[design/flow/constraint.sdc]
create_clock -name core_clock -period 6.08 [get_ports {clk}]
set_input_delay 1.2160 -clock core_clock [delete_from_list [all_inputs] [get_ports {clk}]]
set_output_delay 1.2160 -clock core_clock [all_outputs]
set_load 0.01 [all_outputs]
[design/flow/design.v]
module std_fp_mult_pipe #(
    parameter WIDTH = 32,
    parameter INT_WIDTH = 16,
    parameter FRAC_WIDTH = 16,
    parameter SIGNED = 0
) (
    input  logic [WIDTH-1:0] left,
    input  logic [WIDTH-1:0] right,
    input  logic             go,
    input  logic             clk,
    input  logic             reset,
    output logic [WIDTH-1:0] out,
    output logic             done
);
  logic [WIDTH-1:0]          rtmp;
  logic [WIDTH-1:0]          ltmp;
  logic [(WIDTH << 1) - 1:0] out_tmp;
  logic done_buf[2:0];
  assign done = done_buf[2];
  assign out = out_tmp[(WIDTH << 1) - INT_WIDTH - 1 : WIDTH - INT_WIDTH];
  logic start;
  assign start = go & done_buf[0] == 0 & done_buf[1] == 0;
  always_ff @(posedge clk) begin
    if (start)
      done_buf[0] <= 1;
    else
      done_buf[0] <= 0;
  end
  always_ff @(posedge clk) begin
    if (go) begin
      done_buf[2] <= done_buf[1];
      done_buf[1] <= done_buf[0];
    end else begin
      done_buf[2] <= 0;
      done_buf[1] <= 0;
    end
  end
  always_ff @(posedge clk) begin
    if (reset) begin
      rtmp <= 0;
      ltmp <= 0;
      out_tmp <= 0;
    end else if (go) begin
      if (SIGNED) begin
        rtmp <= $signed(right);
        ltmp <= $signed(left);
        out_tmp <= $signed(
          { {WIDTH{ltmp[WIDTH-1]}}, ltmp} *
          { {WIDTH{rtmp[WIDTH-1]}}, rtmp}
        );
      end else begin
        rtmp <= right;
        ltmp <= left;
        out_tmp <= ltmp * rtmp;
      end
    end else begin
      rtmp <= 0;
      ltmp <= 0;
      out_tmp <= out_tmp;
    end
  end
endmodule
module std_fp_smult_pipe #(
    parameter WIDTH = 32,
    parameter INT_WIDTH = 16,
    parameter FRAC_WIDTH = 16
) (
    input  [WIDTH-1:0]              left,
    input  [WIDTH-1:0]              right,
    input  logic                    reset,
    input  logic                    go,
    input  logic                    clk,
    output logic [WIDTH-1:0]        out,
    output logic                    done
);
  std_fp_mult_pipe #(
    .WIDTH(WIDTH),
    .INT_WIDTH(INT_WIDTH),
    .FRAC_WIDTH(FRAC_WIDTH),
    .SIGNED(1)
  ) comp (
    .clk(clk),
    .done(done),
    .reset(reset),
    .go(go),
    .left(left),
    .right(right),
    .out(out)
  );
endmodule
[design/flow/run.sh]
#!/bin/bash
# the make line also repeats each setting of config.mk as NAME=value (left out here)
make -C /OpenROAD-flow-scripts/flow DESIGN_CONFIG=/design/flow/config.mk WORK_HOME=/design/flow/orfs CLKGATE_MAP_FILE= finish
[design/flow/config.mk]
export PLATFORM = sky130hd
export DESIGN_NAME = std_fp_smult_pipe
export DESIGN_NICKNAME = std_fp_smult_pipe
export VERILOG_FILES = /design/flow/design.v
export SDC_FILE = /design/flow/constraint.sdc
export NUM_CORES = 4
export LEC_CHECK = 0
export CAP_MARGIN = 20
export CORE_MARGIN = 2
export CORE_UTILIZATION = 72
export CTS_CLUSTER_DIAMETER = 55
export SETUP_SLACK_MARGIN = -0.49
export SLEW_MARGIN = 20
==> run_results.csv, run 1 <==
group,metric,value,unit
status,status,"failed layout checks",
status,violations,"setup timing",
hold_path,whs_endpoint,"comp.done_buf[0]",
timing,max_slew_margin,58.2,%
layout,final_nets,4810,
cts,clock_path_buffers,2,
timing,setup_ws,-1510,ps
hold_path,hold_depth,1,
timing,period_needed,7590,ps
logic_synthesis,synthFlopType,"dfxtp_1",
hold_path,hold_path_class,"flop to flop",
global_route,antenna_found_initial,3,
worst_setup_path,reg2reg_setup_slack,-1510,ps
logic_synthesis,ys_sh_mux,0.630,%
place,io_buffers,99,
layout,utilization,89.8,%
detailed_routing,wl_per_cell,25.6,µm
power,clock_power_share,14.8,%
cts,cts_inserted_buffers,9,
worst_setup_path,timing.rr.start,"comp.rtmp[5]",
detailed_routing,routed_wirelength,111000,µm
power,power_leader,"combinational logic",
timing,setup_viol,32,
worst_setup_path,cp_top_family,"adder cells",
logic_synthesis,ys_top_cells_by_count,"838 x fa_1, 786 x inv_1, 532 x and2_1",
die,fp.dieArea,45800,µm²
logic_synthesis,synth-edff-count,0,
cts,clkTransAtPathRegs,80,ps
worst_setup_path,worstReg2RegEnd,"comp.out_tmp[41]",
logic_synthesis,synth_flop_count,99,
cts,insertion_delay,430,ps
power,power,4.23,mW
worst_setup_path,cp_max_fo,6,
worst_setup_path,path_cells,"buf_12, buf_16, and2_1, fa_2, fa_1, fa_1, inv_2, fa_1, inv_2, fa_1, fa_2, fa_2, fa_2, ha_4, nand2_2, o21ai_2, buf_4, nor2_1, o211a_1, o31ai_4, a41oi_2, or4b_1, o311ai_2",
detailed_routing,first_iter_violations,3278,
die,io_pins,100,
power,ir_worst_vdd,0.000211,V
detailed_routing,first_pass_iters,6,
timing,setup_tns,-37790,ps
timing,fin_skew,14.1,ps
logic_synthesis,xor_share,1.85,%
logic_synthesis,most_common_cell,"fa_1",
layout,nFillCells,1829,
power,p_comb_share,67.1,%
worst_setup_path,max_stage_delay,700,ps
worst_setup_path,critPathRequiredTime,6410,ps
logic_synthesis,yosys.area.top_type_share,52.8,%
timing,tightest_slew,627,ps
power,pg_seq,764,µW
cts,cts.sinks,99,
layout,design_area,38800,µm²
worst_setup_path,end_kind,"flop",
worst_setup_path,crit_start,"comp.rtmp[5]",
cts,cts_tree,"done",
worst_setup_path,cp.depth,23,
cts,htreeDepth,3,
place,dp_hpwl,73900,µm
cts,cts_root_buf,"clkbuf_16",
logic_synthesis,fp_nets,4459,
timing,max_freq,0.132,GHz
place,placed_area,35900,µm²
run,tool_warnings,31,
logic_synthesis,synth_chip_area,31800,µm²
die,fp_util,73.4,%
run,maxCapViolCount,0,
die,rows,76,
logic_synthesis,yosys.area_share.aoi,2.74,%
place,place_congestion,0.926,
worst_setup_path,r2r.worst_path.cells,23,
worst_setup_path,cp.buffers_inverters,5,
detailed_routing,vias,26500,
worst_setup_path,cp-start-kind,"flop",
timing,finalMaxSlewViolations,0,
logic_synthesis,synth_cell_types,51,
logic_synthesis,synthTopCellsByArea,"fa_1 53%, and2_1 10%, inv_1 9.3%",
logic_synthesis,synthAdderAreaFrac,59.2,%
power,internal_power,2.28,mW
die,die_h,214,µm
logic_synthesis,avgSynthCellArea,9.37,µm²
logic_synthesis,syn_area,31800,µm²
power,p_leak,18.6,nW
worst_setup_path,cp_slowest_cell,"fa_1",
logic_synthesis,yosys.area_share.simple,17.8,%
worst_setup_path,cp.arrival,7920,ps
place,dp_slack,-1380,ps
detailed_routing,viasPerCell,6.11,
layout,syn2layout_area_growth,22.3,%
global_route,grt_use_total,43.8,%
detailed_routing,ant_nets,0,
worst_setup_path,critical_path_class,"flop to flop",
logic_synthesis,async_flop_share,0,%
power,p_sw,1.95,mW
power,pwr.group.clock,627,µW
timing,hold_ws,420,ps
power,seqPwrFrac,18.0,%
die,core,43300,µm²
global_route,grt-ovfl-total,0,
logic_synthesis,yosysTopAreaCell,"fa_1",
timing,finalClockPeriodUsage,125,%
die,fp.dieW,214,µm
timing,rsz0062_at_grt,"yes",
power,swShare,46.2,%
logic_synthesis,yosysSeqAreaShare,6.24,%
timing,final-hold-violation-count,0,
place,post-place-cells,4216,
logic_synthesis,synthTopLogicFamily,"adder cells",
logic_synthesis,synth_cells,3391,
detailed_routing,drc,0,
layout,final-instance-count-excl-fill,4334,
worst_setup_path,crit_end,"comp.out_tmp[41]",
global_route,grt_max_degree,64,
global_route,grt_pass1_wl,153000,µm
global_route,grt_pass1_vias,28000,
hold_path,worstHoldStart,"comp.done_buf[0]",
logic_synthesis,yosys_cells,3391,
logic_synthesis,synth_warnings,2,
power,comb_power,2.84,mW
power,power_density,109,nW/µm²
## layer usage
layer,track usage (%),vias to the layer above,part of all wire (%)
met1,53.3,13100,31
li1,-,10400,-
met4,25.9,0,11
met2,71.2,2158,45
met3,11.2,871,14
met5,0,-,0
## layout make-up
type                            count  area [µm²]  share of cell area (%)
Antenna cell                        2        5.00                  0.0129
Clock inverter                      4        33.8                  0.0870
Multi-Input combinational cell   2313       27400                    70.6
Tap cell                          585         732                    1.88
Timing Repair Buffer              533        5350                    13.8
Clock buffer                       12         246                   0.635
Sequential cell                    99        2080                    5.36
Inverter                          786        2960                    7.61
## what timing repair did
item / in CTS / in global routing
hold endpoints to repair: 0 / 0
hold buffers: 0 / 0
pin swaps: 110 / 153
setup endpoints to repair: 30 / 32
buffers inserted: 58 / 48
gates cloned: 8 / 4
gates resized: 232 / 188
==> inputs of run 2 (changes only) <==
CAP_MARGIN = 0   (was 20)
CTS_CLUSTER_DIAMETER = 340   (was 55)
PLACE_DENSITY = 0.65   (was unset)
SETUP_SLACK_MARGIN = -0.5   (was -0.49)
clock period = 6.61 ns   (was 6.08 ns; I/O delays follow)
==> run 2 against run 1 <==
Against the previous run:
- still fails the layout checks on setup timing
- sequential power decreased by 7.5%
- non-clock buffer count decreased by 43
- global-route usage is 3.1 points lower
- via count is 4.8% lower
- count of clock-buffer cells in the layout fell by 3
- area after synthesis did not move
- cell area fell by 2.6%
- first-iteration DRC count shrank 25%
- clock power decreased by 9.7%
- total power decreased by 15%
- critical endpoint is now comp.out_tmp[43]
==> run_results.csv, run 2 <==
group,metric,value,unit
detailed_routing,first_pass_iters,5,
power,pg_seq,707,µW
logic_synthesis,synthTopLogicFamily,"adder cells",
power,p_leak,18.3,nW
timing,setup_viol,28,
logic_synthesis,yosys.area_share.simple,17.8,%
layout,final_nets,4767,
cts,insertion_delay,420,ps
power,seqPwrFrac,19.6,%
layout,nFillCells,2131,
worst_setup_path,cp.buffers_inverters,4,
die,rows,76,
detailed_routing,wl_per_cell,22.8,µm
worst_setup_path,critical_path_class,"flop to flop",
die,fp.dieArea,45800,µm²
worst_setup_path,crit_path_frequent_cell,"fa_2",
power,comb_power,2.33,mW
place,io_buffers,99,
power,internal_power,1.98,mW
cts,cts_tree,"done",
layout,design_area,37800,µm²
layout,mi_logic_area,26900,µm²
layout,final-instance-count-excl-fill,4290,
global_route,grt_use_total,40.6,%
place,placed_area,35900,µm²
cts,cts.sinks,99,
worst_setup_path,cp.depth,23,
place,post-place-cells,4214,
logic_synthesis,avgSynthCellArea,9.37,µm²
run,maxCapViolCount,0,
timing,setup_ws,-747,ps
timing,max_freq,0.136,GHz
worst_setup_path,cp_max_fo,9,
worst_setup_path,max_stage_delay,670,ps
detailed_routing,vias,25200,
worst_setup_path,critPathRequiredTime,6920,ps
place,dp_hpwl,74200,µm
power,p_sw,1.63,mW
power,ir_worst_vdd,0.000178,V
layout,seqCellArea,2080,µm²
detailed_routing,drc,0,
logic_synthesis,yosys_cells,3391,
logic_synthesis,synth-edff-count,0,
worst_setup_path,timing.rr.start,"comp.ltmp[16]",
logic_synthesis,yosysSeqAreaShare,6.24,%
global_route,grt_pass1_vias,27000,
place,place_congestion,1.02,
logic_synthesis,synthFlopType,"dfxtp_1",
cts,clock_path_buffers,2,
place,dp_slack,-934,ps
logic_synthesis,synth_warnings,2,
logic_synthesis,most_common_cell,"fa_1",
timing,final-hold-violation-count,0,
worst_setup_path,crit_end,"comp.out_tmp[43]",
layout,utilization,87.5,%
worst_setup_path,cp_top_family,"adder cells",
power,power_density,95.2,nW/µm²
detailed_routing,viasPerCell,5.87,
worst_setup_path,reg2reg_setup_slack,-750,ps
cts,cts_hold_buf,0,
worst_setup_path,cp_slowest_cell,"fa_2",
hold_path,worstHoldStart,"comp.done_buf[1]",
logic_synthesis,ys_sh_mux,0.630,%
global_route,grt_pass1_wl,143000,µm
global_route,grt-ovfl-total,0,
power,swShare,45.1,%
power,p_comb_share,64.7,%
detailed_routing,first_iter_violations,2452,
cts,cts_root_buf,"clkbuf_16",
worst_setup_path,cp.arrival,7670,ps
logic_synthesis,async_flop_share,0,%
timing,fin_skew,18.4,ps
layout,syn2layout_area_growth,19.1,%
cts,clkTransAtPathRegs,80,ps
logic_synthesis,synth_cell_types,51,
power,power_leader,"combinational logic",
hold_path,whs_endpoint,"comp.done_buf[0]",
power,pwr.group.clock,566,µW
logic_synthesis,fp_nets,4459,
status,violations,"setup timing",
timing,finalMaxSlewViolations,0,
hold_path,hold_path_class,"flop to flop",
logic_synthesis,synthAdderAreaFrac,59.2,%
worst_setup_path,end_kind,"flop",
global_route,antenna_found_initial,3,
die,io_pins,100,
worst_setup_path,path_cells,"buf_12, clkbuf_16, and2_1, fa_2, fa_1, inv_1, fa_2, fa_1, inv_1, fa_2, fa_2, fa_2, fa_1, ha_1, a21o_1, a21o_1, a21oi_2, o21ai_2, a221oi_2, nand2_2, and2_4, or3_1, a31o_2",
cts,cts_inserted_buffers,9,
detailed_routing,ant_nets,0,
global_route,grt_max_degree,67,
timing,max_slew_margin,32.2,%
cts,htreeDepth,3,
timing,tightest_slew,1020,ps
hold_path,hold_depth,1,
timing,rsz0062_at_grt,"yes",
logic_synthesis,yosys.area_share.aoi,2.74,%
worst_setup_path,cp-start-kind,"flop",
logic_synthesis,synth_chip_area,31800,µm²
die,die_h,214,µm
status,status,"failed layout checks",
timing,finalClockPeriodUsage,111,%
detailed_routing,routed_wirelength,97900,µm
die,core,43300,µm²
logic_synthesis,synthTopCellsByArea,"fa_1 53%, and2_1 10%, inv_1 9.3%",
worst_setup_path,worstReg2RegEnd,"comp.out_tmp[43]",
worst_setup_path,crit_start,"comp.ltmp[16]",
timing,period_needed,7360,ps
logic_synthesis,syn_area,31800,µm²
run,tool_warnings,31,
logic_synthesis,synth_cells,3391,
die,fp_util,73.4,%
logic_synthesis,xor_share,1.85,%
die,fp.dieW,214,µm
logic_synthesis,yosysTopAreaCell,"fa_1",
logic_synthesis,synth_flop_count,99,
logic_synthesis,yosys.area.top_type_share,52.8,%
worst_setup_path,r2r.worst_path.cells,23,
power,clock_power_share,15.7,%
logic_synthesis,ys_top_cells_by_count,"838 x fa_1, 786 x inv_1, 532 x and2_1",
## run 2: per-layer routing
| layer | global-route usage (%) | wire length (µm) |
|---|---|---|
| met3 | 10.2 | 11400 |
| met4 | 21.0 | 7600 |
| met5 | 0 | 10 |
| met2 | 65.3 | 46200 |
| met1 | 51.7 | 32700 |
## run 2: cell type report
class / instances / share of cell area [%]
flip-flops and latches: 99 / 5.50
diodes: 1 / 0.00661
clock buffers: 9 / 0.595
well taps: 585 / 1.93
clock inverters: 7 / 0.152
repair buffers: 490 / 12.9
multi-input cells: 2313 / 71.1
inverters: 786 / 7.81
## run 2: repair_timing
| action | in CTS | in global routing |
|---|---|---|
| pin swaps | 65 | 89 |
| cloned | 3 | 10 |
| gates resized | 102 | 157 |
| endpoints found under the setup margin | 21 | 26 |
| buffers inserted | 11 | 51 |
## run 2: per-stage QoR
stage | TNS, ps | power [mW] | hold WS (ps)
2_1_floorplan | -2690 | 1.80 | 389
3_3_place_gp | -13320 | 2.66 | 397
3_5_place_dp | -16210 | 2.71 | 419
4_1_cts | -9590 | 3.38 | 440
5_1_grt | -16060 | 3.77 | 457
6_report | -10890 | 3.60 | 439
==> inputs of run 3 (changes only) <==
CAP_MARGIN = 20   (was 0)
CELL_PAD_IN_SITES_DETAIL_PLACEMENT = 2   (was unset)
CORE_ASPECT_RATIO = 0.59   (was unset)
CTS_CLUSTER_DIAMETER = 365   (was 340)
CTS_CLUSTER_SIZE = 89   (was unset)
GPL_ROUTABILITY_DRIVEN = 0   (was unset)
GPL_TIMING_DRIVEN = 0   (was unset)
HOLD_SLACK_MARGIN = 0.06   (was unset)
MAX_ROUTING_LAYER = met4   (was unset)
PLACE_DENSITY = unset   (was 0.65)
PLACE_DENSITY_LB_ADDON = 0.18   (was unset)
SETUP_SLACK_MARGIN = 2.7   (was -0.5)
TNS_END_PERCENT = 20   (was unset)
clock period = 9.66 ns   (was 6.61 ns; I/O delays follow)
==> run 3 against run 2 <==
Against the previous run:
- the run now fails in detailed placement (3_5_place_dp)
- area after synthesis unchanged
- synthesized cell count unchanged
- die area increased by 0.13%
==> run_results.csv, run 3 <==
group,metric,value,unit
logic_synthesis,synthTopCellsByArea,"fa_1 53%, and2_1 10%, inv_1 9.3%",
logic_synthesis,yosys.area.top_type_share,52.8,%
die,rows,59,
logic_synthesis,ys_top_cells_by_count,"838 x fa_1, 786 x inv_1, 532 x and2_1",
logic_synthesis,synth_flop_count,99,
logic_synthesis,async_flop_share,0,%
logic_synthesis,synthTopLogicFamily,"adder cells",
die,core,43800,µm²
logic_synthesis,synthAdderAreaFrac,59.2,%
die,fp.dieArea,45900,µm²
logic_synthesis,avgSynthCellArea,9.37,µm²
status,stop_stage,"detailed placement (3_5_place_dp)",
logic_synthesis,synth_cells,3391,
logic_synthesis,yosys.area_share.simple,17.8,%
place,io_buffers,99,
logic_synthesis,synth_warnings,2,
logic_synthesis,fp_nets,4459,
logic_synthesis,yosysSeqAreaShare,6.24,%
die,fp.dieW,277,µm
die,io_pins,100,
logic_synthesis,syn_area,31800,µm²
status,first-error,"Error: detail_place.tcl, 38 bad optional access",
logic_synthesis,yosysTopAreaCell,"fa_1",
logic_synthesis,synth_chip_area,31800,µm²
logic_synthesis,synth-edff-count,0,
logic_synthesis,yosys.area_share.aoi,2.74,%
status,status,"did not finish",
die,fp_util,72.6,%
logic_synthesis,synth_cell_types,51,
logic_synthesis,xor_share,1.85,%
die,die_h,165,µm
logic_synthesis,ys_sh_mux,0.630,%
logic_synthesis,synthFlopType,"dfxtp_1",
logic_synthesis,most_common_cell,"fa_1",
logic_synthesis,yosys_cells,3391,
run 3: metrics by stage:
stage	worst slack, ps	cell area (µm²)	hold WS, ps	power, mW	std cells
3_3_place_gp	692	33500	396	1.67	4069
2_1_floorplan	2530	31800	389	1.23	3391
==> inputs of run 4 (changes only) <==
CAP_MARGIN = 0   (was 20)
CELL_PAD_IN_SITES_DETAIL_PLACEMENT = unset   (was 2)
CORE_ASPECT_RATIO = unset   (was 0.59)
CTS_CLUSTER_DIAMETER = 105   (was 365)
CTS_CLUSTER_SIZE = 73   (was 89)
GPL_ROUTABILITY_DRIVEN = unset   (was 0)
GPL_TIMING_DRIVEN = unset   (was 0)
HOLD_SLACK_MARGIN = unset   (was 0.06)
MAX_ROUTING_LAYER = unset   (was met4)
PLACE_DENSITY_LB_ADDON = 0.0   (was 0.18)
SETUP_SLACK_MARGIN = 1.77   (was 2.7)
TNS_END_PERCENT = unset   (was 20)
clock period = 6.25 ns   (was 9.66 ns; I/O delays follow)
==> run 4 against run 3 <==
Against the previous run:
- now fails the layout checks on setup timing
- synthesized cell count unchanged
- area after synthesis stayed put
- die area is 0.13% lower
==> run_results.csv, run 4 <==
group,metric,value,unit
power,power,4.17,mW
global_route,grt_use_total,43.5,%
logic_synthesis,fp_nets,4459,
power,pg_seq,749,µW
layout,syn2layout_area_growth,22.5,%
die,core,43300,µm²
power,p_comb_share,66.3,%
cts,cts.sinks,99,
run,tool_warnings,29,
power,clock_power_share,15.7,%
worst_setup_path,r2r.worst_path.cells,23,
layout,seqCellArea,2090,µm²
power,swShare,46.0,%
detailed_routing,drc,0,
hold_path,whs_endpoint,"comp.done_buf[0]",
logic_synthesis,async_flop_share,0,%
place,post-place-cells,4235,
timing,fin_skew,24.0,ps
worst_setup_path,cp.depth,23,
worst_setup_path,crit_end,"comp.out_tmp[47]",
hold_path,hold_path_class,"flop to flop",
timing,period_needed,7910,ps
die,io_pins,100,
power,comb_power,2.77,mW
timing,finalClockPeriodUsage,127,%
logic_synthesis,synthFlopType,"dfxtp_1",
cts,cts_inserted_buffers,9,
cts,insertion_delay,420,ps
logic_synthesis,synth_cell_types,51,
place,place_congestion,0.995,
cts,cts_root_buf,"clkbuf_16",
detailed_routing,viasPerCell,6.26,
global_route,grt_max_degree,67,
global_route,grt_pass1_vias,28300,
layout,final-instance-count-excl-fill,4351,
logic_synthesis,yosys_cells,3391,
timing,setup_viol,32,
logic_synthesis,yosysTopAreaCell,"fa_1",
worst_setup_path,end_kind,"flop",
detailed_routing,wl_per_cell,25.7,µm
layout,utilization,89.9,%
die,fp.dieW,214,µm
place,io_buffers,99,
logic_synthesis,ys_top_cells_by_count,"838 x fa_1, 786 x inv_1, 532 x and2_1",
cts,clkTransAtPathRegs,100,ps
logic_synthesis,avgSynthCellArea,9.37,µm²
logic_synthesis,yosysSeqAreaShare,6.24,%
logic_synthesis,xor_share,1.85,%
worst_setup_path,cp_max_fo,6,
detailed_routing,vias,27200,
logic_synthesis,most_common_cell,"fa_1",
detailed_routing,first_pass_iters,11,
timing,finalMaxSlewViolations,0,
power,pwr.group.clock,655,µW
timing,tightest_slew,658,ps
worst_setup_path,reg2reg_setup_slack,-1660,ps
layout,nFillCells,1790,
worst_setup_path,critical_path_class,"flop to flop",
logic_synthesis,synth_chip_area,31800,µm²
logic_synthesis,yosys.area_share.simple,17.8,%
global_route,grt-ovfl-total,0,
worst_setup_path,max_stage_delay,820,ps
power,power_leader,"combinational logic",
layout,final_nets,4824,
cts,htreeDepth,3,
die,fp_util,73.4,%
detailed_routing,routed_wirelength,112000,µm
timing,max_freq,0.126,GHz
timing,setup_ws,-1660,ps
worst_setup_path,crit_path_frequent_cell,"fa_1",
hold_path,hold_depth,1,
power,p_sw,1.92,mW
worst_setup_path,cp_slowest_cell,"fa_1",
logic_synthesis,synthTopCellsByArea,"fa_1 53%, and2_1 10%, inv_1 9.3%",
hold_path,worstHoldStart,"comp.done_buf[0]",
worst_setup_path,crit_start,"comp.rtmp[8]",
worst_setup_path,cp.arrival,8180,ps
logic_synthesis,synth_warnings,2,
run,maxCapViolCount,0,
logic_synthesis,synthTopLogicFamily,"adder cells",
logic_synthesis,synthAdderAreaFrac,59.2,%
power,power_density,107,nW/µm²
die,rows,76,
logic_synthesis,yosys.area_share.aoi,2.74,%
worst_setup_path,worstReg2RegEnd,"comp.out_tmp[47]",
timing,max_slew_margin,56.2,%
global_route,antenna_found_initial,5,
worst_setup_path,path_cells,"bufbuf_16, and2_4, fa_1, fa_1, inv_1, fa_1, fa_1, inv_1, fa_1, fa_1, fa_1, inv_1, fa_1, inv_1, ha_4, a21o_1, a21o_1, a21o_1, a221oi_2, o31ai_1, or3_1, nand3_1, a21oi_1",
timing,final-hold-violation-count,0,
detailed_routing,ant_nets,0,
power,p_leak,18.7,nW
logic_synthesis,synth_flop_count,99,
global_route,grt_pass1_wl,152000,µm
cts,cts_tree,"done",
logic_synthesis,synth_cells,3391,
status,violations,"setup timing",
cts,clock_path_buffers,2,
worst_setup_path,cp.buffers_inverters,5,
detailed_routing,first_iter_violations,3218,
layout,mi_logic_area,27400,µm²
cts,cts_hold_buf,0,
logic_synthesis,ys_sh_mux,0.630,%
worst_setup_path,cp-start-kind,"flop",
power,seqPwrFrac,18.0,%
logic_synthesis,yosys.area.top_type_share,52.8,%
die,die_h,214,µm
worst_setup_path,cp_top_family,"adder cells",
timing,rsz0062_at_grt,"yes",
worst_setup_path,timing.rr.start,"comp.rtmp[8]",
power,internal_power,2.25,mW
worst_setup_path,critPathRequiredTime,6520,ps
logic_synthesis,synth-edff-count,0,
status,status,"failed layout checks",
power,ir_worst_vdd,0.000207,V
place,dp_hpwl,76200,µm
die,fp.dieArea,45800,µm²
logic_synthesis,syn_area,31800,µm²
[run 4: repair_timing]
item	CTS	global route
setup buffers	38	46
setup endpoints to repair	32	32
pin swaps	92	122
cloned	4	7
hold endpoints to repair	0	0
resized	218	159
[run 4: through the flow]
stage	hold slack, ps	instance area [µm²]	setup WS (ps)	TNS, ps
floorplan	389	32100	-881	-6340
global placement	396	36100	-1060	-23840
detailed placement	404	36100	-1310	-28120
CTS	418	37700	-932	-19350
global route	441	38900	-1780	-36480
finish	422	38900	-1660	-32740
[run 4: per-layer routing]
layer | global-route usage, % | share of wire (%) | vias to the layer above
li1 | - | - | 10400
met1 | 53.1 | 30 | 13300
met2 | 69.2 | 44 | 2491
met3 | 10.8 | 14 | 1005
met4 | 29.2 | 11 | 4
met5 | 0 | 0.024 | -
[run 4: cell type report]
class | instances | area share (%)
multi-input cells | 2313 | 70.4
repair buffers | 547 | 13.9
inverters | 786 | 7.60
flip-flops and latches | 99 | 5.37
well taps | 585 | 1.88
clock buffers | 9 | 0.579
clock inverters | 7 | 0.254
diodes | 5 | 0.0322
==> inputs of run 5 (changes only) <==
CAP_MARGIN = 20   (was 0)
CORE_UTILIZATION = 63   (was 72)
CTS_CLUSTER_DIAMETER = unset   (was 105)
CTS_CLUSTER_SIZE = 96   (was 73)
PLACE_DENSITY_LB_ADDON = unset   (was 0.0)
SETUP_SLACK_MARGIN = unset   (was 1.77)
clock period = 6.75 ns   (was 6.25 ns; I/O delays follow)
==> run 5 against run 4 <==
Against the previous run:
- the layout still fails its checks (setup timing)
- area after synthesis stayed put
- critical endpoint is now comp.out_tmp[41]
- sequential share of layout area about the same
- final cell count rose by 1.6%
- combinational power fell by 17%
- non-clock buffer count decreased by 14
- utilization is 13 points lower
- sequential cell count unchanged
- cell area fell by 0.63%
- synthesized cell count unchanged
- clock power shrank 14%
- largest cell class unchanged
- routed wire length fell by 17%
- clock skew fell by 9.1 ps
==> run_results.csv, run 5 <==
group,metric,value,unit
power,p_sw,1.57,mW
logic_synthesis,yosysSeqAreaShare,6.24,%
detailed_routing,routed_wirelength,92400,µm
cts,cts_inserted_buffers,9,
layout,final_nets,4810,
logic_synthesis,synth-edff-count,0,
global_route,grt_pass1_vias,26500,
worst_setup_path,cp-start-kind,"flop",
logic_synthesis,synthTopLogicFamily,"adder cells",
hold_path,hold_depth,1,
worst_setup_path,end_kind,"flop",
worst_setup_path,timing.rr.start,"comp.ltmp[4]",
place,placed_area,36100,µm²
logic_synthesis,ys_sh_mux,0.630,%
layout,final-instance-count-excl-fill,4419,
cts,insertion_delay,410,ps
worst_setup_path,crit_path_frequent_cell,"fa_1",
power,comb_power,2.30,mW
status,violations,"setup timing",
worst_setup_path,cp_top_family,"adder cells",
cts,cts.sinks,99,
die,fp.dieArea,52200,µm²
power,pg_seq,687,µW
timing,setup_ws,-512,ps
timing,max_freq,0.138,GHz
die,die_h,229,µm
timing,setup_viol,26,
logic_synthesis,synth_cells,3391,
worst_setup_path,worstReg2RegEnd,"comp.out_tmp[41]",
place,dp_slack,-798,ps
logic_synthesis,syn_area,31800,µm²
place,post-place-cells,4316,
power,power,3.55,mW
detailed_routing,ant_nets,0,
timing,final-hold-violation-count,0,
timing,finalMaxSlewViolations,0,
cts,htreeDepth,3,
global_route,antenna_found_initial,0,
power,ir_worst_vdd,0.000164,V
layout,design_area,38700,µm²
worst_setup_path,max_stage_delay,610,ps
logic_synthesis,most_common_cell,"fa_1",
logic_synthesis,fp_nets,4459,
logic_synthesis,yosys.area_share.aoi,2.74,%
logic_synthesis,synthAdderAreaFrac,59.2,%
detailed_routing,vias,24100,
die,fp_util,63.6,%
power,internal_power,1.98,mW
logic_synthesis,synth_flop_count,99,
logic_synthesis,synth_warnings,2,
logic_synthesis,async_flop_share,0,%
power,swShare,44.2,%
run,maxCapViolCount,0,
global_route,grt_pass1_wl,148000,µm
power,pwr.group.clock,562,µW
timing,rsz0062_at_grt,"yes",
die,core,50000,µm²
logic_synthesis,yosys_cells,3391,
place,dp_hpwl,75700,µm
timing,tightest_slew,1020,ps
logic_synthesis,synth_chip_area,31800,µm²
timing,period_needed,7260,ps
cts,cts_hold_buf,0,
run,tool_warnings,31,
power,p_leak,18.6,nW
worst_setup_path,cp.buffers_inverters,7,
worst_setup_path,reg2reg_setup_slack,-510,ps
detailed_routing,first_iter_violations,1662,
worst_setup_path,cp.arrival,7570,ps
power,p_comb_share,64.8,%
cts,clkTransAtPathRegs,80,ps
cts,cts_tree,"done",
power,power_density,91.7,nW/µm²
detailed_routing,drc,0,
detailed_routing,wl_per_cell,20.9,µm
timing,finalClockPeriodUsage,108,%
logic_synthesis,synth_cell_types,51,
detailed_routing,viasPerCell,5.46,
die,fp.dieW,229,µm
timing,hold_ws,434,ps
layout,nFillCells,3501,
power,seqPwrFrac,19.4,%
die,rows,82,
logic_synthesis,yosys.area.top_type_share,52.8,%
worst_setup_path,cp_max_fo,7,
hold_path,hold_path_class,"flop to flop",
place,io_buffers,99,
hold_path,whs_endpoint,"comp.done_buf[0]",
logic_synthesis,xor_share,1.85,%
logic_synthesis,synthTopCellsByArea,"fa_1 53%, and2_1 10%, inv_1 9.3%",
worst_setup_path,critical_path_class,"flop to flop",
detailed_routing,first_pass_iters,5,
logic_synthesis,ys_top_cells_by_count,"838 x fa_1, 786 x inv_1, 532 x and2_1",
worst_setup_path,cp_slowest_cell,"fa_2",
layout,syn2layout_area_growth,21.7,%
timing,max_slew_margin,31.9,%
logic_synthesis,avgSynthCellArea,9.37,µm²
worst_setup_path,crit_end,"comp.out_tmp[41]",
logic_synthesis,yosysTopAreaCell,"fa_1",
timing,fin_skew,14.9,ps
die,io_pins,100,
cts,cts_root_buf,"clkbuf_16",
worst_setup_path,r2r.worst_path.cells,25,
detailed_routing,route.antenna.diode_count,0,
status,status,"failed layout checks",
hold_path,worstHoldStart,"comp.done_buf[0]",
place,place_congestion,0.926,
logic_synthesis,yosys.area_share.simple,17.8,%
global_route,grt-ovfl-total,0,
worst_setup_path,critPathRequiredTime,7060,ps
worst_setup_path,crit_start,"comp.ltmp[4]",
global_route,grt_max_degree,67,
power,clock_power_share,15.9,%
logic_synthesis,synthFlopType,"dfxtp_1",
power,power_leader,"combinational logic",
global_route,grt_use_total,37.2,%
cts,clock_path_buffers,2,
worst_setup_path,cp.depth,25,
==> run 5: repair_timing <==
item,in CTS,in global routing
gates resized,312,71
cloned,10,0
endpoints found under the setup margin,29,31
buffers inserted,70,18
pin swaps,157,72
==> run 5: through the flow <==
stage | util (%) | TNS (ps)
after floorplan | - | -1260
after global placement | 72.2 | -11780
after detailed placement | 72.2 | -13280
after CTS | 76.5 | -3620
after global routing | 77.4 | -11470
final | 77.4 | -6530
==> run 5: final cells by class <==
cell class,count,area (µm²),share of cell area [%]
multi-input combinational,2313,27200,70.3
timing repair buffer,533,5330,13.8
inverter,786,2960,7.65
sequential,99,2070,5.34
tap,672,841,2.17
clock buffer,9,225,0.582
clock inverter,7,62.6,0.162
==> run 5: metal layers <==
metal / vias to the layer above / track usage (%) / routed length (µm)
li1: 10400 / - / -
met1: 12500 / 49.0 / 34500
met2: 1031 / 61.0 / 45700
met3: 255 / 6.03 / 7040
met4: 0 / 17.8 / 5110
met5: - / 0 / 0
==> inputs of run 6 (changes only) <==
ABC_AREA = 1   (was unset)
CELL_PAD_IN_SITES_DETAIL_PLACEMENT = 1   (was unset)
CORE_ASPECT_RATIO = 0.67   (was unset)
CORE_UTILIZATION = 53   (was 63)
CTS_CLUSTER_DIAMETER = 207   (was unset)
CTS_CLUSTER_SIZE = unset   (was 96)
GPL_ROUTABILITY_DRIVEN = 0   (was unset)
HOLD_SLACK_MARGIN = -0.03   (was unset)
MIN_ROUTING_LAYER = met2   (was unset)
PLACE_DENSITY = 0.87   (was unset)
SLEW_MARGIN = 10   (was 20)
clock period = 7.96 ns   (was 6.75 ns; I/O delays follow)
==> run 6 against run 5 <==
Against the previous run:
- the flow now stops in global routing (5_1_grt)
- die area rose by 26%
- area after synthesis rose by 6.1%
- synthesized cell count rose by 29%
==> run_results.csv, run 6 <==
group,metric,value,unit
logic_synthesis,yosys.area.top_type_share,49.8,%
logic_synthesis,most_common_cell,"inv_1",
logic_synthesis,xor_share,0.338,%
cts,cts_inserted_buffers,9,
logic_synthesis,synth_cell_types,37,
global_route,grt_use_total,112,%
logic_synthesis,synth_flop_count,99,
logic_synthesis,fp_nets,5443,
die,fp.dieArea,65700,µm²
logic_synthesis,synthFlopType,"dfxtp_1",
cts,cts_root_buf,"clkbuf_16",
logic_synthesis,synth_chip_area,33700,µm²
logic_synthesis,yosys_cells,4375,
cts,clock_path_buffers,2,
logic_synthesis,synthTopCellsByArea,"fa_1 50%, inv_1 16%, nand2_1 13%",
place,dp_hpwl,155000,µm
logic_synthesis,yosysTopAreaCell,"fa_1",
die,core,62800,µm²
die,rows,75,
logic_synthesis,yosys.area_share.simple,16.9,%
status,status,"did not finish",
die,io_pins,100,
cts,htreeDepth,3,
place,dp_slack,-692,ps
logic_synthesis,synth_cells,4375,
logic_synthesis,avgSynthCellArea,7.71,µm²
cts,cts.sinks,99,
logic_synthesis,synth-edff-count,0,
logic_synthesis,ys_top_cells_by_count,"1,437 x inv_1, 1,128 x nand2_1, 838 x fa_1",
place,post-place-cells,5220,
logic_synthesis,async_flop_share,0,%
die,fp_util,53.7,%
logic_synthesis,yosysSeqAreaShare,5.88,%
logic_synthesis,syn_area,33700,µm²
status,first-error,"[ERROR GRT-0116] Global routing finished with congestion. Check the congestion regions in the DRC Viewer.",
die,fp.dieW,312,µm
logic_synthesis,synth_warnings,2,
logic_synthesis,synthTopLogicFamily,"adder cells",
place,io_buffers,99,
logic_synthesis,synthAdderAreaFrac,55.8,%
logic_synthesis,yosys.area_share.aoi,2.74,%
logic_synthesis,ys_sh_mux,0,%
global_route,grt-ovfl-total,5872,
status,stop_stage,"global routing (5_1_grt)",
die,die_h,210,µm
==> run 6: routing by layer <==
metal / track usage (%) / GRT overflow
met5: 105 / 212
met4: 106 / 1074
met3: 115 / 2010
met2: 114 / 2576
met1: - / -
==> run 6: what timing repair did <==
action	4_1_cts
setup buffers	11
hold buffers	0
gates resized	98
endpoints found under the setup margin	23
==> run 6: through the flow <==
| step | util, % | setup TNS, ps | cell area [µm²] |
|---|---|---|---|
| 3_5_place_dp | 57.0 | -7620 | 35800 |
| 4_1_cts | 58.1 | 0 | 36500 |
| 3_3_place_gp | 57.0 | 0 | 35800 |
| 2_1_floorplan | - | 0 | 33700 |
==> inputs of run 7 (changes only) <==
ABC_AREA = 0   (was 1)
CELL_PAD_IN_SITES_DETAIL_PLACEMENT = 2   (was 1)
CORE_MARGIN = 6   (was 2)
CTS_CLUSTER_SIZE = 51   (was unset)
GPL_ROUTABILITY_DRIVEN = 1   (was 0)
GPL_TIMING_DRIVEN = 0   (was unset)
HOLD_SLACK_MARGIN = -0.02   (was -0.03)
MAX_ROUTING_LAYER = met4   (was unset)
SETUP_SLACK_MARGIN = -0.56   (was unset)
SLEW_MARGIN = 20   (was 10)
==> run 7 against run 6 <==
Against the previous run:
- the flow stops in detailed placement (3_5_place_dp)
- die area increased by 0.58%
- area after synthesis fell by 5.8%
- synthesized cell count decreased by 22%
==> run_results.csv, run 7 <==
group,metric,value,unit
logic_synthesis,yosys.area_share.simple,17.8,%
logic_synthesis,synth_flop_count,99,
logic_synthesis,synthFlopType,"dfxtp_1",
status,status,"did not finish",
logic_synthesis,synth_warnings,2,
logic_synthesis,synthAdderAreaFrac,59.2,%
die,fp.dieArea,66100,µm²
logic_synthesis,yosys.area.top_type_share,52.8,%
logic_synthesis,synthTopCellsByArea,"fa_1 53%, and2_1 10%, inv_1 9.3%",
logic_synthesis,ys_top_cells_by_count,"838 x fa_1, 786 x inv_1, 532 x and2_1",
logic_synthesis,avgSynthCellArea,9.37,µm²
logic_synthesis,yosys.area_share.aoi,2.74,%
logic_synthesis,yosysSeqAreaShare,6.24,%
place,io_buffers,99,
logic_synthesis,syn_area,31800,µm²
status,stop_stage,"detailed placement (3_5_place_dp)",
logic_synthesis,synth_chip_area,31800,µm²
logic_synthesis,async_flop_share,0,%
logic_synthesis,xor_share,1.85,%
place,place_congestion,1.21,
die,fp.dieW,311,µm
die,core,58500,µm²
logic_synthesis,synthTopLogicFamily,"adder cells",
logic_synthesis,yosysTopAreaCell,"fa_1",
logic_synthesis,yosys_cells,3391,
logic_synthesis,synth_cells,3391,
die,fp_util,54.3,%
logic_synthesis,most_common_cell,"fa_1",
die,io_pins,100,
die,die_h,212,µm
logic_synthesis,ys_sh_mux,0.630,%
logic_synthesis,fp_nets,4459,
logic_synthesis,synth_cell_types,51,
logic_synthesis,synth-edff-count,0,
status,first-error,"[ERROR DPL-0033] detailed placement checks failed during check placement.",
die,rows,72,
-- run 7: per-stage QoR --
step / setup WS, ps / hold slack, ps / cell area (µm²)
floorplan: 676 / 389 / 31800
global placement: -1170 / 398 / 33700
==> inputs of run 8 (changes only) <==
ABC_AREA = 1   (was 0)
CAP_MARGIN = 35   (was 20)
CELL_PAD_IN_SITES_DETAIL_PLACEMENT = unset   (was 2)
CORE_ASPECT_RATIO = 0.5   (was 0.67)
CORE_MARGIN = 2   (was 6)
CORE_UTILIZATION = 72   (was 53)
CTS_CLUSTER_DIAMETER = 193   (was 207)
CTS_CLUSTER_SIZE = 96   (was 51)
GPL_ROUTABILITY_DRIVEN = unset   (was 1)
GPL_TIMING_DRIVEN = unset   (was 0)
HOLD_SLACK_MARGIN = unset   (was -0.02)
MAX_ROUTING_LAYER = unset   (was met4)
MIN_ROUTING_LAYER = unset   (was met2)
PLACE_DENSITY = unset   (was 0.87)
SETUP_SLACK_MARGIN = 0.27   (was -0.56)
clock period = 2.74 ns   (was 7.96 ns; I/O delays follow)
==> run 8 against run 7 <==
Against the previous run:
- the flow stops in global routing (5_1_grt)
- synthesized cell count is 29% higher
- die area decreased by 26%
- area after synthesis increased by 6.1%
==> run_results.csv, run 8 <==
group,metric,value,unit
logic_synthesis,avgSynthCellArea,7.71,µm²
logic_synthesis,synth_flop_count,99,
logic_synthesis,synthFlopType,"dfxtp_1",
logic_synthesis,xor_share,0.338,%
die,io_pins,100,
logic_synthesis,yosys_cells,4375,
cts,htreeDepth,3,
global_route,grt_use_total,76.8,%
logic_synthesis,synth_cells,4375,
logic_synthesis,yosys.area_share.simple,16.9,%
cts,clock_path_buffers,2,
cts,cts_hold_buf,0,
logic_synthesis,most_common_cell,"inv_1",
place,io_buffers,99,
logic_synthesis,yosysSeqAreaShare,5.88,%
logic_synthesis,yosys.area.top_type_share,49.8,%
logic_synthesis,fp_nets,5443,
logic_synthesis,syn_area,33700,µm²
cts,cts_inserted_buffers,9,
die,fp.dieArea,48700,µm²
die,rows,55,
status,first-error,"[ERROR GRT-0232] Routing congestion too high. Check the congestion heatmap in the GUI.",
logic_synthesis,synth_warnings,2,
place,dp_hpwl,89600,µm
cts,cts_root_buf,"clkbuf_16",
status,status,"did not finish",
cts,cts.sinks,99,
logic_synthesis,ys_top_cells_by_count,"1,437 x inv_1, 1,128 x nand2_1, 838 x fa_1",
status,stop_stage,"global routing (5_1_grt)",
global_route,grt-ovfl-total,127,
logic_synthesis,synth_chip_area,33700,µm²
logic_synthesis,synthTopLogicFamily,"adder cells",
logic_synthesis,yosys.area_share.aoi,2.74,%
place,place_congestion,1.01,
logic_synthesis,synthTopCellsByArea,"fa_1 50%, inv_1 16%, nand2_1 13%",
die,die_h,157,µm
logic_synthesis,ys_sh_mux,0,%
logic_synthesis,async_flop_share,0,%
die,fp.dieW,310,µm
logic_synthesis,synth-edff-count,0,
die,fp_util,73.8,%
die,core,45700,µm²
place,post-place-cells,5284,
logic_synthesis,synthAdderAreaFrac,55.8,%
logic_synthesis,yosysTopAreaCell,"fa_1",
logic_synthesis,synth_cell_types,37,
place,dp_slack,-4360,ps
## run 8: routing by layer
layer,GRT usage [%],GRT overflow
met3,68.6,6
met1,76.2,4
met5,53.4,0
met2,90.2,75
met4,68.9,42
## run 8: through the flow
| stage | util, % | TNS (ps) | hold WS (ps) | instance area (µm²) |
|---|---|---|---|---|
| floorplan | - | -102710 | 398 | 35200 |
| global placement | 84.9 | -128130 | 408 | 38800 |
| detailed placement | 84.9 | -131400 | 415 | 38800 |
| CTS | 90.0 | -122260 | 431 | 41100 |
## run 8: repair_timing
action	CTS
gates resized	350
setup buffers	71
pin swaps	114
cloned	7
endpoints found under the setup margin	32
==> inputs of run 9 (changes only) <==
ABC_AREA = unset   (was 1)
CAP_MARGIN = 20   (was 35)
CELL_PAD_IN_SITES_DETAIL_PLACEMENT = 1   (was unset)
CORE_ASPECT_RATIO = unset   (was 0.5)
CORE_UTILIZATION = 53   (was 72)
CTS_CLUSTER_DIAMETER = unset   (was 193)
CTS_CLUSTER_SIZE = unset   (was 96)
GPL_ROUTABILITY_DRIVEN = 0   (was unset)
PLACE_DENSITY_LB_ADDON = 0.18   (was unset)
SETUP_SLACK_MARGIN = unset   (was 0.27)
SLEW_MARGIN = 15   (was 20)
clock period = 7.96 ns   (was 2.74 ns; I/O delays follow)
==> run 9 against run 8 <==
Against the previous run:
- now clean on timing, DRC and antenna
- area after synthesis is 5.8% lower
- die area is 27% higher
- synthesized cell count is 22% lower
==> run_results.csv, run 9 <==
group,metric,value,unit
detailed_routing,wl_met1,36100,µm
layout,final_nets,4502,
die,core,59100,µm²
worst_setup_path,critPathRequiredTime,8280,ps
logic_synthesis,synth_chip_area,31800,µm²
die,rows,89,
logic_synthesis,avgSynthCellArea,9.37,µm²
hold_path,whs_endpoint,"comp.done_buf[0]",
place,io_buffers,99,
timing,finalClockPeriodUsage,97.8,%
cts,insertion_delay,420,ps
detailed_routing,ant_nets,0,
worst_setup_path,cp_max_fo,12,
die,fp.dieW,249,µm
detailed_routing,vias,23700,
layout,syn2layout_area_growth,8.37,%
place,dp_hpwl,89100,µm
worst_setup_path,max_stage_delay,660,ps
layout,design_area,34400,µm²
power,pwr.group.clock,522,µW
logic_synthesis,syn_area,31800,µm²
logic_synthesis,async_flop_share,0,%
logic_synthesis,yosys.area_share.simple,17.8,%
power,power_density,77.5,nW/µm²
status,status,"complete, no violations",
logic_synthesis,synthAdderAreaFrac,59.2,%
logic_synthesis,synthTopCellsByArea,"fa_1 53%, and2_1 10%, inv_1 9.3%",
timing,final-hold-violation-count,0,
cts,cts_tree,"done",
run,tool_warnings,27,
detailed_routing,wl_met3,5910,µm
detailed_routing,viasPerCell,5.62,
logic_synthesis,synthTopLogicFamily,"adder cells",
timing,setup_ws,178,ps
power,swShare,46.3,%
power,comb_power,1.53,mW
logic_synthesis,most_common_cell,"fa_1",
place,dp_slack,-91.8,ps
cts,cts_root_buf,"clkbuf_16",
die,die_h,249,µm
cts,clock_path_buffers,2,
power,p_comb_share,57.5,%
worst_setup_path,timing.rr.start,"comp.rtmp[20]",
detailed_routing,routed.top_layer,"met4",
timing,finalMaxSlewViolations,0,
worst_setup_path,worstReg2RegEnd,"comp.out_tmp[41]",
timing,fin_skew,9.26,ps
power,power,2.67,mW
cts,cts_inserted_buffers,9,
detailed_routing,first_iter_violations,1460,
power,internal_power,1.43,mW
die,fp.dieArea,61900,µm²
logic_synthesis,synth_flop_count,99,
worst_setup_path,crit_start,"comp.rtmp[20]",
timing,tightest_slew,743,ps
global_route,antenna_found_initial,0,
worst_setup_path,r2r.worst_path.cells,23,
logic_synthesis,fp_nets,4459,
logic_synthesis,synth-edff-count,0,
detailed_routing,drc,0,
worst_setup_path,cp.depth,23,
timing,max_slew_margin,50.4,%
worst_setup_path,cp-start-kind,"flop",
worst_setup_path,crit_end,"comp.out_tmp[41]",
logic_synthesis,yosys.area.top_type_share,52.8,%
worst_setup_path,cp_top_family,"adder cells",
worst_setup_path,cp.buffers_inverters,5,
timing,setup_viol,0,
logic_synthesis,yosys.area_share.aoi,2.74,%
logic_synthesis,ys_sh_mux,0.630,%
run,maxCapViolCount,0,
power,power_leader,"combinational logic",
logic_synthesis,yosys_cells,3391,
global_route,grt_pass1_vias,28900,
timing,rsz0062_at_grt,"yes",
logic_synthesis,yosysTopAreaCell,"fa_1",
logic_synthesis,synth_warnings,2,
worst_setup_path,crit_path_frequent_cell,"fa_1",
timing,max_freq,0.129,GHz
die,io_pins,100,
worst_setup_path,reg2reg_setup_slack,180,ps
logic_synthesis,synth_cell_types,51,
cts,cts_hold_buf,0,
detailed_routing,wl_per_cell,24.7,µm
worst_setup_path,cp_slowest_cell,"fa_1",
logic_synthesis,yosysSeqAreaShare,6.24,%
logic_synthesis,synthFlopType,"dfxtp_1",
power,pg_seq,611,µW
logic_synthesis,xor_share,1.85,%
worst_setup_path,critical_path_class,"flop to flop",
global_route,grt_use_total,35.1,%
cts,clkTransAtPathRegs,80,ps
power,ir_worst_vdd,0.0000968,V
detailed_routing,route.antenna.diode_count,0,
place,placed_area,34000,µm²
cts,htreeDepth,3,
hold_path,worstHoldStart,"comp.done_buf[0]",
global_route,grt_pass1_wl,164000,µm
detailed_routing,routed_wirelength,104000,µm
worst_setup_path,path_cells,"buf_4, and2_1, fa_1, inv_1, fa_1, inv_1, fa_1, inv_1, fa_1, inv_1, fa_1, fa_1, fa_1, fa_1, ha_2, nand2_1, o21ai_0, o21bai_1, nand3_1, o31ai_4, a41oi_1, or4b_1, o311ai_1",
detailed_routing,first_pass_iters,7,
global_route,grt-ovfl-total,0,
power,p_leak,16.7,nW
power,p_sw,1.23,mW
hold_path,hold_path_class,"flop to flop",
logic_synthesis,ys_top_cells_by_count,"838 x fa_1, 786 x inv_1, 532 x and2_1",
worst_setup_path,end_kind,"flop",
worst_setup_path,cp.arrival,8100,ps
die,fp_util,53.7,%
logic_synthesis,synth_cells,3391,
power,clock_power_share,19.6,%
power,seqPwrFrac,22.9,%
timing,period_needed,7780,ps
hold_path,hold_depth,1,
global_route,grt_max_degree,62,
detailed_routing,wl_met2,53400,µm
cts,cts.sinks,99,
## run 9: routing by layer
metal,global-route usage (%),vias to the layer above
met5,0,-
met1,38.7,12400
met2,61.3,995
met3,6.21,474
met4,25.3,0
li1,-,9744
## run 9: final cells by class
class | instances | area (µm²)
fillers | 6681 | 24700
repair buffers | 225 | 2040
inverters | 786 | 2950
clock inverters | 6 | 76.3
flip-flops and latches | 99 | 2030
multi-input cells | 2313 | 26100
well taps | 773 | 967
clock buffers | 10 | 239
## run 9: timing repair
item	CTS	global route
gates resized	3	33
pin swaps	0	1
buffers inserted	0	2
setup endpoints to repair	5	13
## run 9: per-stage QoR
stage	TNS [ps]	utilization [%]	instances	hold slack, ps
finish	0	58.2	4212	418
global route	-42.8	58.2	4212	446
CTS	0	58.1	4210	423
detailed placement	-91.8	57.6	4194	410
global placement	0	57.6	4194	398
floorplan	0	-	3391	389
==> inputs of run 10 (changes only) <==
ABC_AREA = 0   (was unset)
CELL_PAD_IN_SITES_DETAIL_PLACEMENT = unset   (was 1)
CORE_ASPECT_RATIO = 0.74   (was unset)
CORE_UTILIZATION = 72   (was 53)
CTS_CLUSTER_DIAMETER = 175   (was unset)
CTS_CLUSTER_SIZE = 96   (was unset)
GPL_ROUTABILITY_DRIVEN = unset   (was 0)
PLACE_DENSITY_LB_ADDON = unset   (was 0.18)
SETUP_SLACK_MARGIN = 1.02   (was unset)
SLEW_MARGIN = 20   (was 15)
TNS_END_PERCENT = 5   (was unset)
clock period = 4.14 ns   (was 7.96 ns; I/O delays follow)
==> run 10 against run 9 <==
Against the previous run:
- now fails the layout checks on setup timing
- sequential share of layout area down 0.41 points
- clock power rose by 87%
- die area shrank 26%
- critical path depth decreased by 1
- utilization is 27 points higher
- sequential cell count did not move
- via count up 3.4%
- global-route usage increased by 9.2 points
- synthesized cell count unchanged
- count of clock-buffer cells in the layout is 1 lower
- highest routed layer is now met5
- sequential power increased by 87%
- final cell count is 1.4% higher
==> run_results.csv, run 10 <==
group,metric,value,unit
place,dp_slack,-3510,ps
power,pg_seq,1.14,mW
detailed_routing,wl_per_cell,22.3,µm
logic_synthesis,fp_nets,4459,
logic_synthesis,synth_chip_area,31800,µm²
timing,fin_skew,22.8,ps
logic_synthesis,ys_sh_mux,0.630,%
power,p_leak,18.2,nW
run,tool_warnings,31,
logic_synthesis,ys_top_cells_by_count,"838 x fa_1, 786 x inv_1, 532 x and2_1",
logic_synthesis,yosys_cells,3391,
worst_setup_path,critPathRequiredTime,4470,ps
logic_synthesis,synthAdderAreaFrac,59.2,%
logic_synthesis,yosys.area.top_type_share,52.8,%
power,swShare,44.1,%
logic_synthesis,synth_flop_count,99,
logic_synthesis,synthTopLogicFamily,"adder cells",
worst_setup_path,end_kind,"flop",
timing,tightest_slew,777,ps
cts,cts.sinks,99,
worst_setup_path,cp.depth,22,
logic_synthesis,synth_cell_types,51,
timing,setup_ws,-3470,ps
global_route,grt_pass1_wl,150000,µm
timing,finalMaxSlewViolations,0,
timing,setup_viol,32,
layout,utilization,84.9,%
detailed_routing,routed_wirelength,95300,µm
detailed_routing,drc,0,
worst_setup_path,r2r.worst_path.cells,22,
worst_setup_path,max_stage_delay,580,ps
detailed_routing,first_pass_iters,6,
worst_setup_path,cp.arrival,7940,ps
worst_setup_path,cp.buffers_inverters,4,
place,place_congestion,0.984,
worst_setup_path,cp_top_family,"adder cells",
detailed_routing,viasPerCell,5.73,
worst_setup_path,cp-start-kind,"flop",
die,die_h,185,µm
layout,nFillCells,2460,
die,rows,66,
logic_synthesis,async_flop_share,0,%
worst_setup_path,timing.rr.start,"comp.rtmp[3]",
power,seqPwrFrac,20.3,%
timing,setup_tns,-94630,ps
logic_synthesis,yosys.area_share.simple,17.8,%
logic_synthesis,xor_share,1.85,%
hold_path,whs_endpoint,"comp.done_buf[0]",
status,status,"failed layout checks",
logic_synthesis,synth_cells,3391,
die,io_pins,100,
global_route,grt-ovfl-total,0,
global_route,grt_use_total,44.3,%
worst_setup_path,cp_slowest_cell,"fa_1",
timing,rsz0062_at_grt,"yes",
worst_setup_path,reg2reg_setup_slack,-3470,ps
die,fp.dieArea,45800,µm²
worst_setup_path,crit_end,"comp.out_tmp[41]",
power,pwr.group.clock,978,µW
global_route,grt_pass1_vias,26700,
cts,insertion_delay,420,ps
place,post-place-cells,4232,
timing,final-hold-violation-count,0,
timing,finalClockPeriodUsage,184,%
layout,final_nets,4757,
worst_setup_path,crit_path_frequent_cell,"fa_1",
cts,htreeDepth,3,
cts,cts_tree,"done",
power,power_leader,"combinational logic",
logic_synthesis,avgSynthCellArea,9.37,µm²
cts,clock_path_buffers,2,
power,p_sw,2.47,mW
logic_synthesis,most_common_cell,"fa_1",
detailed_routing,vias,24500,
timing,period_needed,7610,ps
worst_setup_path,cp_max_fo,12,
place,dp_hpwl,80100,µm
cts,cts_root_buf,"clkbuf_16",
status,violations,"setup timing",
global_route,grt_max_degree,48,
layout,final-instance-count-excl-fill,4272,
worst_setup_path,path_cells,"buf_4, bufbuf_16, nand2_1, fa_1, fa_1, fa_1, fa_1, inv_1, fa_1, fa_1, fa_1, fa_1, ha_1, buf_4, and4_1, nor2_1, o21bai_1, nand3_1, o31ai_4, a41oi_2, or4b_4, o311ai_2",
power,internal_power,3.13,mW
logic_synthesis,synthTopCellsByArea,"fa_1 53%, and2_1 10%, inv_1 9.3%",
cts,clkTransAtPathRegs,90,ps
logic_synthesis,synthFlopType,"dfxtp_1",
cts,cts_inserted_buffers,9,
die,fp_util,72.6,%
power,comb_power,3.49,mW
timing,max_slew_margin,48.2,%
detailed_routing,first_iter_violations,2459,
place,io_buffers,99,
hold_path,hold_path_class,"flop to flop",
worst_setup_path,critical_path_class,"flop to flop",
timing,hold_ws,426,ps
power,p_comb_share,62.2,%
logic_synthesis,synth-edff-count,0,
die,fp.dieW,248,µm
worst_setup_path,worstReg2RegEnd,"comp.out_tmp[41]",
logic_synthesis,syn_area,31800,µm²
power,clock_power_share,17.5,%
layout,syn2layout_area_growth,16.9,%
run,maxCapViolCount,0,
logic_synthesis,yosysSeqAreaShare,6.24,%
logic_synthesis,synth_warnings,2,
hold_path,hold_depth,1,
worst_setup_path,crit_start,"comp.rtmp[3]",
detailed_routing,ant_nets,0,
hold_path,worstHoldStart,"comp.done_buf[0]",
die,core,43800,µm²
power,power_density,151,nW/µm²
layout,mi_logic_area,26600,µm²
detailed_routing,route.antenna.diode_count,0,
layout,seqCellArea,2040,µm²
power,ir_worst_vdd,0.000257,V
logic_synthesis,yosysTopAreaCell,"fa_1",
logic_synthesis,yosys.area_share.aoi,2.74,%
timing,max_freq,0.131,GHz
global_route,antenna_found_initial,1,
run 10: timing repair:
item	in CTS	in global routing
pin swaps	16	42
hold buffers	0	0
gates cloned	3	0
endpoints found under the setup margin	32	32
setup buffers	7	14
resized	86	65
run 10: metal layers:
metal | part of all wire [%] | wire length, µm | GRT usage [%] | up-vias
met5 | 0.014 | 13 | 0 | -
met4 | 2.1 | 2030 | 8.55 | 2
met3 | 17 | 16300 | 21.8 | 176
met2 | 42 | 39800 | 61.7 | 1675
met1 | 39 | 37200 | 63.3 | 12400
li1 | - | - | - | 10200
run 10: cell type report:
class	instances	share of cell area (%)
timing repair buffer	480	12.1
inverter	786	7.96
clock buffer	9	0.606
clock inverter	7	0.222
sequential	99	5.48
tap	578	1.95
multi-input combinational	2313	71.7
run 10: metrics by stage:
stage / total power, mW / instance area, µm²
after floorplan: 2.88 / 31800
after global placement: 4.24 / 36000
after detailed placement: 4.31 / 36000
after CTS: 5.45 / 36700
after global routing: 5.92 / 37100
final: 5.60 / 37100
==> inputs of run 11 (changes only) <==
ABC_AREA = 1   (was 0)
CORE_ASPECT_RATIO = unset   (was 0.74)
CORE_UTILIZATION = 66   (was 72)
CTS_CLUSTER_DIAMETER = unset   (was 175)
CTS_CLUSTER_SIZE = unset   (was 96)
SETUP_SLACK_MARGIN = unset   (was 1.02)
TNS_END_PERCENT = unset   (was 5)
clock period = 3.33 ns   (was 4.14 ns; I/O delays follow)
==> run 11 against run 10 <==
Against the previous run:
- the layout still fails its checks (setup timing)
- sequential share of layout area decreased by 0.55 points
- first-iteration DRC count increased by 15%
- clock skew decreased by 2.9 ps
- sequential power increased by 22%
- register-to-register slack got worse by 20 ps
- critical path type unchanged
==> run_results.csv, run 11 <==
group,metric,value,unit
logic_synthesis,xor_share,0.338,%
detailed_routing,routed_wirelength,105000,µm
timing,setup_tns,-106610,ps
status,violations,"setup timing",
power,p_comb_share,68.8,%
logic_synthesis,syn_area,33700,µm²
logic_synthesis,avgSynthCellArea,7.71,µm²
die,core,50300,µm²
hold_path,worstHoldStart,"comp.done_buf[0]",
worst_setup_path,cp-start-kind,"flop",
timing,setup_ws,-3490,ps
timing,rsz0062_at_grt,"yes",
cts,cts_tree,"done",
detailed_routing,first_pass_iters,6,
place,placed_area,39100,µm²
logic_synthesis,synthAdderAreaFrac,55.8,%
die,die_h,230,µm
worst_setup_path,crit_path_frequent_cell,"fa_1",
timing,max_freq,0.147,GHz
hold_path,whs_endpoint,"comp.done_buf[0]",
power,p_sw,3.89,mW
power,power_density,193,nW/µm²
place,place_congestion,0.977,
die,rows,82,
run,tool_warnings,31,
worst_setup_path,worstReg2RegEnd,"comp.out_tmp[45]",
cts,htreeDepth,3,
place,dp_hpwl,80400,µm
die,fp.dieW,230,µm
place,dp_slack,-3750,ps
power,p_leak,24.0,nW
detailed_routing,vias,29500,
power,pwr.group.clock,1.18,mW
worst_setup_path,cp.arrival,7110,ps
power,swShare,47.3,%
place,io_buffers,99,
timing,finalClockPeriodUsage,205,%
logic_synthesis,synth-edff-count,0,
power,comb_power,5.66,mW
worst_setup_path,cp.depth,26,
worst_setup_path,cp_slowest_cell,"fa_1",
layout,design_area,42600,µm²
run,maxCapViolCount,0,
detailed_routing,first_iter_violations,2822,
logic_synthesis,synth_chip_area,33700,µm²
detailed_routing,viasPerCell,5.36,
cts,insertion_delay,410,ps
logic_synthesis,synth_cell_types,37,
status,status,"failed layout checks",
layout,syn2layout_area_growth,26.4,%
global_route,grt-ovfl-total,0,
logic_synthesis,synthTopLogicFamily,"adder cells",
logic_synthesis,synthFlopType,"dfxtp_1",
timing,fin_skew,19.9,ps
cts,clock_path_buffers,2,
timing,setup_viol,32,
detailed_routing,route.antenna.diode_count,0,
logic_synthesis,synth_warnings,2,
global_route,grt_use_total,40.5,%
cts,cts_hold_buf,0,
cts,cts.sinks,99,
power,clock_power_share,14.4,%
logic_synthesis,ys_top_cells_by_count,"1,437 x inv_1, 1,128 x nand2_1, 838 x fa_1",
worst_setup_path,cp.buffers_inverters,8,
worst_setup_path,reg2reg_setup_slack,-3490,ps
hold_path,hold_path_class,"flop to flop",
hold_path,hold_depth,1,
logic_synthesis,ys_sh_mux,0,%
timing,period_needed,6820,ps
worst_setup_path,crit_start,"comp.ltmp[14]",
worst_setup_path,max_stage_delay,610,ps
cts,cts_root_buf,"clkbuf_16",
detailed_routing,ant_nets,0,
logic_synthesis,yosys.area.top_type_share,49.8,%
logic_synthesis,fp_nets,5443,
layout,final_nets,5890,
die,io_pins,100,
global_route,grt_pass1_wl,164000,µm
layout,utilization,84.8,%
logic_synthesis,yosys_cells,4375,
logic_synthesis,synth_flop_count,99,
logic_synthesis,synthTopCellsByArea,"fa_1 50%, inv_1 16%, nand2_1 13%",
die,fp.dieArea,52900,µm²
logic_synthesis,yosys.area_share.aoi,2.74,%
global_route,grt_pass1_vias,31200,
worst_setup_path,end_kind,"flop",
logic_synthesis,yosysSeqAreaShare,5.88,%
power,seqPwrFrac,16.9,%
timing,final-hold-violation-count,0,
power,power_leader,"combinational logic",
global_route,grt_max_degree,39,
cts,cts_inserted_buffers,9,
worst_setup_path,crit_end,"comp.out_tmp[45]",
worst_setup_path,critPathRequiredTime,3620,ps
worst_setup_path,cp_max_fo,8,
power,pg_seq,1.39,mW
timing,max_slew_margin,67.0,%
worst_setup_path,timing.rr.start,"comp.ltmp[14]",
power,ir_worst_vdd,0.000360,V
die,fp_util,67.1,%
logic_synthesis,async_flop_share,0,%
worst_setup_path,cp_top_family,"adder cells",
logic_synthesis,yosys.area_share.simple,16.9,%
worst_setup_path,r2r.worst_path.cells,26,
logic_synthesis,yosysTopAreaCell,"fa_1",
power,internal_power,4.34,mW
logic_synthesis,most_common_cell,"inv_1",
timing,tightest_slew,493,ps
cts,clkTransAtPathRegs,90,ps
logic_synthesis,synth_cells,4375,
timing,hold_ws,438,ps
detailed_routing,drc,0,
timing,finalMaxSlewViolations,0,
global_route,antenna_found_initial,0,
worst_setup_path,critical_path_class,"flop to flop",
detailed_routing,wl_per_cell,19.0,µm
==> run 11: what timing repair did <==
action | in CTS | in global routing
setup buffers | 83 | 43
setup endpoints to repair | 32 | 32
cloned | 5 | 2
resized | 413 | 198
pin swaps | 157 | 187
==> run 11: metal layers <==
metal	vias up	GRT usage [%]	part of all wire [%]
met2	1550	65.6	47
met4	0	18.3	5.8
met1	14700	53.2	37
met3	377	8.11	10
met5	-	0	0
li1	12900	-	-
==> run 11: cell type report <==
class                      count  area (µm²)
multi-input combinational   2636       27600
tap                          672         841
fill                        2984        7650
sequential                    99        2100
timing repair buffer         632        6340
clock inverter                 6        53.8
clock buffer                  10         239
inverter                    1444        5430
==> run 11: per-stage QoR <==
step | std cells | power (mW)
after global routing | 5499 | 8.68
final | 5499 | 8.23
after global placement | 5358 | 5.92
after floorplan | 4375 | 3.95
after CTS | 5458 | 7.77
after detailed placement | 5358 | 5.95
Power figures rest on the tool's default switching activity, not on a simulated workload.
